Setup of P:
// AuctionSearch
module AuctionSearch(
  input         clock,
  input         reset,
  output        io_rewardIn_0_ready,
  input         io_rewardIn_0_valid,
  input  [7:0]  io_rewardIn_0_reward,
  input  [10:0] io_rewardIn_0_idx,
  input         io_rewardIn_0_last,
  output [10:0] io_agentIdx_0,
  input  [7:0]  io_price_0,
  output        io_rewardIn_1_ready,
  input         io_rewardIn_1_valid,
  input  [7:0]  io_rewardIn_1_reward,
  input  [10:0] io_rewardIn_1_idx,
  output [10:0] io_agentIdx_1,
  input  [7:0]  io_price_1,
  output        io_rewardIn_2_ready,
  input         io_rewardIn_2_valid,
  input  [7:0]  io_rewardIn_2_reward,
  input  [10:0] io_rewardIn_2_idx,
  output [10:0] io_agentIdx_2,
  input  [7:0]  io_price_2,
  output        io_rewardIn_3_ready,
  input         io_rewardIn_3_valid,
  input  [7:0]  io_rewardIn_3_reward,
  input  [10:0] io_rewardIn_3_idx,
  output [10:0] io_agentIdx_3,
  input  [7:0]  io_price_3,
  output        io_rewardIn_4_ready,
  input         io_rewardIn_4_valid,
  input  [7:0]  io_rewardIn_4_reward,
  input  [10:0] io_rewardIn_4_idx,
  output [10:0] io_agentIdx_4,
  input  [7:0]  io_price_4,
  output        io_rewardIn_5_ready,
  input         io_rewardIn_5_valid,
  input  [7:0]  io_rewardIn_5_reward,
  input  [10:0] io_rewardIn_5_idx,
  output [10:0] io_agentIdx_5,
  input  [7:0]  io_price_5,
  ...
For scale: ~340 I/O pins, roughly 51,000 um2 of cells after synthesis.
export LEC_CHECK = 0
export ABC_AREA = 1
export CAP_MARGIN = 5
export CORE_ASPECT_RATIO = 0.56
export CORE_MARGIN = 4
export CORE_UTILIZATION = 26
export CTS_CLUSTER_SIZE = 95
export GPL_ROUTABILITY_DRIVEN = 1
export HOLD_SLACK_MARGIN = -0.04
export MAX_ROUTING_LAYER = met4
export MIN_ROUTING_LAYER = met1
export PLACE_DENSITY_LB_ADDON = 0.18
export SETUP_SLACK_MARGIN = 0.9
export SLEW_MARGIN = 20
export TNS_END_PERCENT = 80
create_clock -name core_clock -period 3.53 [get_ports {clock}]
run.sh (not shown) runs the stock make flow with config.mk's settings and CLKGATE_MAP_FILE=.
Input-level comparison between Q and P:
# P
export LEC_CHECK = 0
export ABC_AREA = 1
export CAP_MARGIN = 5
export CORE_ASPECT_RATIO = 0.56
export CORE_MARGIN = 4
export CORE_UTILIZATION = 26
export CTS_CLUSTER_SIZE = 95
export GPL_ROUTABILITY_DRIVEN = 1
export HOLD_SLACK_MARGIN = -0.04
export MAX_ROUTING_LAYER = met4
export MIN_ROUTING_LAYER = met1
export PLACE_DENSITY_LB_ADDON = 0.18
export SETUP_SLACK_MARGIN = 0.9
export SLEW_MARGIN = 20
export TNS_END_PERCENT = 80
create_clock -name core_clock -period 3.53 [get_ports {clock}]
# Q
export LEC_CHECK = 0
export ABC_AREA = 1
export CAP_MARGIN = 25
export CORE_MARGIN = 2
export CORE_UTILIZATION = 68
export GPL_ROUTABILITY_DRIVEN = 1
export HOLD_SLACK_MARGIN = 0.3
export MAX_ROUTING_LAYER = met4
export MIN_ROUTING_LAYER = met1
export SLEW_MARGIN = 20
export TNS_END_PERCENT = 70
create_clock -name core_clock -period 2.58 [get_ports {clock}]
Completing all stages was not enough for Q: its layout failed the final checks because of setup timing.
In the flow results for Q and P, the largest net degree at the start of global routing is smaller on P.
Q packs its core more tightly than P.
Diff P -> Q | amount of wire on met2 after detailed routing | up by more than 10%
Note that the reported clock group power recorded for P amounts to 0.71 times the value seen in Q.
Between Q and P, routed wire length is lower for Q, P comes in above that.
Critical path's slowest cell = fa_2: Q; critical path's slowest cell = dfxtp_2: P
Relative to P, detailed route wirelength on metal3 increased by about 70% in Q.
Relative to P, the count of vias placed by the detailed router measured on Q has increased by more than 10%.
Compare Q and P | tap cell instance count lower: Q
Diff P..Q | final area | negligible
Proportion of power drawn by the clock network was higher in P than in Q.
[inputs] R vs Q
# Q
export LEC_CHECK = 0
export ABC_AREA = 1
export CAP_MARGIN = 25
export CORE_MARGIN = 2
export CORE_UTILIZATION = 68
export GPL_ROUTABILITY_DRIVEN = 1
export HOLD_SLACK_MARGIN = 0.3
export MAX_ROUTING_LAYER = met4
export MIN_ROUTING_LAYER = met1
export SLEW_MARGIN = 20
export TNS_END_PERCENT = 70
create_clock -name core_clock -period 2.58 [get_ports {clock}]
# R
export LEC_CHECK = 0
export CAP_MARGIN = 20
export CORE_MARGIN = 2
export CORE_UTILIZATION = 71
export SLEW_MARGIN = 20
create_clock -name core_clock -period 3.2 [get_ports {clock}]
[summary]
Layout checks on R: not met. Flow itself completed; violations: setup timing.
Against Q, R comes in about 2% higher on global-route wire length before repair.
R vs Q — met2 track demand over resource in global routing rose 8.6 points.
Cmp R vs Q: clock period minus worst slack higher in R
Re flip-flop count: no difference whatsoever between Q and R.
Register-to-register slack up 140 ps in R wrt Q
On R: buffer count excluding the clock tree in the final layout is 50 lower than what Q gave.
> inputs changed (R -> S)
# R
export LEC_CHECK = 0
export CAP_MARGIN = 20
export CORE_MARGIN = 2
export CORE_UTILIZATION = 71
export SLEW_MARGIN = 20
create_clock -name core_clock -period 3.2 [get_ports {clock}]
# S
export LEC_CHECK = 0
export CAP_MARGIN = 20
export CORE_MARGIN = 2
export CORE_UTILIZATION = 40
export PLACE_DENSITY = 0.6
export SLEW_MARGIN = 20
create_clock -name core_clock -period 3.8 [get_ports {clock}]
==> comparison <==
S | status: complete | timing, DRC, antenna: pass. Sort R and S by number of non-clock buffers in the layout, ascending, and S comes first. Delta (S minus R): sequential power saw a decrease; setup slack saw an increase; wire length of the first global-routing pass saw a decrease; final cell count saw an increase. Path type of the worst setup path: flip-flop to flip-flop -> R, flip-flop to output port -> S.

* * *

Starting RTL as in the previous note.
clock: 4.56 ns
lec_check: 0
cap_margin: 25
core_margin: 2
core_utilization: 70
gpl_routability_driven: 0
hold_slack_margin: 0.11
max_routing_layer: met4
min_routing_layer: met1
slew_margin: 20
tns_end_percent: 25
The first run passed the timing, DRC and antenna checks.
Next try:
- CORE_UTILIZATION: 70 -> 72
- HOLD_SLACK_MARGIN: 0.11 -> 0.29
- PLACE_DENSITY_LB_ADDON: default -> 0.01
- SETUP_SLACK_MARGIN: default -> 1.28
Outcome:
- global-route usage rose by 4.1 points
- via count rose by 13%
- cell area rose by 6.0%
- first-iteration DRC count rose by 72%
- combinational power rose by 27%
- worst setup slack is better by 0.046 ns
- routed wire length rose by 29%
- hold slack is worse by 0.021 ns

* * *

AuctionSearch again, from the RTL that the note above started with.
clock: 4.56 ns
lec_check: 0
cap_margin: 25
core_margin: 2
core_utilization: 72
cts_cluster_size: 100
gpl_routability_driven: 0
hold_slack_margin: -0.09
max_routing_layer: met4
min_routing_layer: met1
setup_slack_margin: 0.52
slew_margin: 20
tns_end_percent: 25
The first run finished with timing, DRC and antenna clean.
Next try:
CORE_MARGIN = 4   (was 2)
CORE_UTILIZATION = 31   (was 72)
CTS_CLUSTER_SIZE = not set   (was 100)
HOLD_SLACK_MARGIN = 0.11   (was -0.09)
SETUP_SLACK_MARGIN = not set   (was 0.52)
clock period = 3.53 ns   (was 4.56 ns; I/O delays follow)
The changed run ran to the end with no violations. Hold slack is worse by 0.031 ns. Wire length climbs by 7.2%. Cell area goes up by 6.1%. Power climbs by 34%.
Next try:
CORE_MARGIN = 2   (was 4)
CORE_UTILIZATION = 72   (was 31)
HOLD_SLACK_MARGIN = 0.29   (was 0.11)
SETUP_SLACK_MARGIN = -0.38   (was not set)
clock period = 3.74 ns   (was 3.53 ns; I/O delays follow)
Effect:
- With this change the flow reached the layout checks and failed them: setup timing
- sequential power falls by about 6%
- clock-buffer cell count falls by 35
- first-iteration DRC count rises by 55%
- wire length falls by about 7%
Next try:
PLACE_DENSITY_LB_ADDON = 0.01   (was not set)
SETUP_SLACK_MARGIN = 1.31   (was -0.38)
clock period = 4.56 ns   (was 3.74 ns; I/O delays follow)
What happened: With this change the flow finished with timing, DRC and antenna clean. Die area is unchanged. Global-route usage climbs by 1.4 points. Clock power drops by about 20%. Non-clock buffer count climbs by 91. Worst hold slack degrades by 0.0071 ns. Design area climbs by 4.7%.

* * *

== main ==
AuctionSearch again, from the RTL that the note above started with.
Settings: LEC_CHECK=0, CAP_MARGIN=20, CORE_MARGIN=2, CORE_UTILIZATION=72, PLACE_DENSITY=0.79, SLEW_MARGIN=20, TNS_END_PERCENT=5; clock period 3.25 ns.
main: all stages done; final checks FAILED (negative setup slack).
Inputs modified between main and the feature branch:
Settings: CORE_UTILIZATION now 57, was 72; TNS_END_PERCENT no longer set, was 5; PLACE_DENSITY no longer set, was 0.79; SETUP_SLACK_MARGIN now 0.31, previously not set; the clock period (ns, I/O delays scaled along) now 2.11, was 3.25.
--- outcome ---
No crash in the feature branch: every stage finished, but the layout fails its final checks due to negative setup slack.
Compared with main, the feature branch shows first-pass GRT wire length lower by 5000 um.
Total inserted antenna cells for the feature branch is lower than for main.
On number of cell instances on the worst register-to-register path: between the feature branch and main, it ends up higher for the feature branch.
NOTE: growth of design area from synthesis to finish in the feature branch exceeds that of main
Looking at actual slew at the worst max-slew pin across the feature branch and main, the one that comes out higher is main.
As of the feature branch, via count of the first global-routing pass had fallen by a few percent compared to main.
Number of non-clock buffers (the feature branch over main): increase, 766

* * *

## v17
Starting RTL as in the previous note.
==> flow/config.mk <==
export PLATFORM = sky130hd
export DESIGN_NAME = AuctionSearch
export DESIGN_NICKNAME = AuctionSearch
export VERILOG_FILES = /design/flow/design.v
export SDC_FILE = /design/flow/constraint.sdc
export NUM_CORES = 4
export LEC_CHECK = 0
export CAP_MARGIN = 20
export CORE_MARGIN = 2
export CORE_UTILIZATION = 70
export CTS_CLUSTER_SIZE = 35
export PLACE_DENSITY = 0.6
export SETUP_SLACK_MARGIN = 0.61
export SLEW_MARGIN = 20
==> flow/constraint.sdc <==
create_clock -name core_clock -period 4.0 [get_ports {clock}]
set_input_delay 0.8000 -clock core_clock [delete_from_list [all_inputs] [get_ports {clock}]]
set_output_delay 0.8000 -clock core_clock [all_outputs]
set_load 0.01 [all_outputs]
The final report for v17 shows a completed flow and a layout that fails verification, specifically setup timing.
For v25, these inputs were changed with respect to v17:
- CELL_PAD_IN_SITES_GLOBAL_PLACEMENT: unset -> 1
- CTS_CLUSTER_DIAMETER: unset -> 89
- CTS_CLUSTER_SIZE: 35 -> 13
- SLEW_MARGIN: 20 -> 35
- CAP_MARGIN: 20 -> 5
- CORE_UTILIZATION: 70 -> 72
- MIN_ROUTING_LAYER: unset -> met1
- CELL_PAD_IN_SITES_DETAIL_PLACEMENT: unset -> 1
- PLACE_DENSITY: 0.6 -> unset
- CORE_MARGIN: 2 -> 3
- SETUP_SLACK_MARGIN: 0.61 -> 0.84
- HOLD_SLACK_MARGIN: unset -> -0.05
- TNS_END_PERCENT: unset -> 95
## What came out
The combined area of all synthesized cells was comparable across v17 and v25.
Against v17, row count in v25 fell by a few percent.
Chip area from the yosys synthesis statistics of v25 is on par with v17.
On portion of the post-synthesis area used by sequential elements, v17 and v25 are basically level.
Compared v25 against v17; aoi/oai-family share of the synthesized area within noise.
Area of the die was lower in the run labelled v25.
On core utilization at floorplan, the higher figure sits with v25, not v17.
As of v25, die outline height had fallen slightly compared to v17.
v25 failed in global placement without I/O (3_1_place_gp_skip_io) with GPL-0301.
On placeable core region, the lower figure sits with v25, not v17.
Inputs modified between v25 and v23:
- MIN_ROUTING_LAYER: met1 -> unset
- SETUP_SLACK_MARGIN: 0.84 -> unset
- CORE_MARGIN: 3 -> 2
- CTS_CLUSTER_SIZE: 13 -> unset
- CELL_PAD_IN_SITES_GLOBAL_PLACEMENT: 1 -> unset
- SLEW_MARGIN: 35 -> 20
- CAP_MARGIN: 5 -> 20
- CELL_PAD_IN_SITES_DETAIL_PLACEMENT: 1 -> unset
- PLACE_DENSITY: unset -> 0.6
- CTS_CLUSTER_DIAMETER: 89 -> unset
- CORE_UTILIZATION: 72 -> 25
- TNS_END_PERCENT: 95 -> unset
- HOLD_SLACK_MARGIN: -0.05 -> unset
- the clock period (ns, I/O delays scaled along): 4.0 -> 3.8
==> comparison <==
Every stage of the flow completed for v23, and the final layout passed the timing, DRC and antenna checks.
v25 -> v23: post-synthesis adder-cell area fraction delta 0, exact match
From v25 to v23 the numbers moved as follows: initial core utilization now smaller, height of the die moved up, placement row count rose by 67.
The following lists how v4 was set up differently from v23:
- a change of CORE_UTILIZATION from 25 to 40
- a change of the clock period (ns, I/O delays scaled along) from 3.8 to 3.67
==> results <==
- Max well-tap cell count across v23 and v4: v23
- Changes observed in v4 relative to v23: slack of the critical path closely matched the old numbers; required time of the worst setup path now larger; global-route total usage across every layer now larger; via count decreased about 0.35%; cell count along the critical path increased 9.
- Going from v23 to v4, the die area was shrunk.
- Summary of the comparison: part of the total power dissipated in the clock network is lower in v4, relative to v23.
- Number of buffers added on ports of v4 is on par with v23.
Power is estimated from default activity; no workload was simulated.
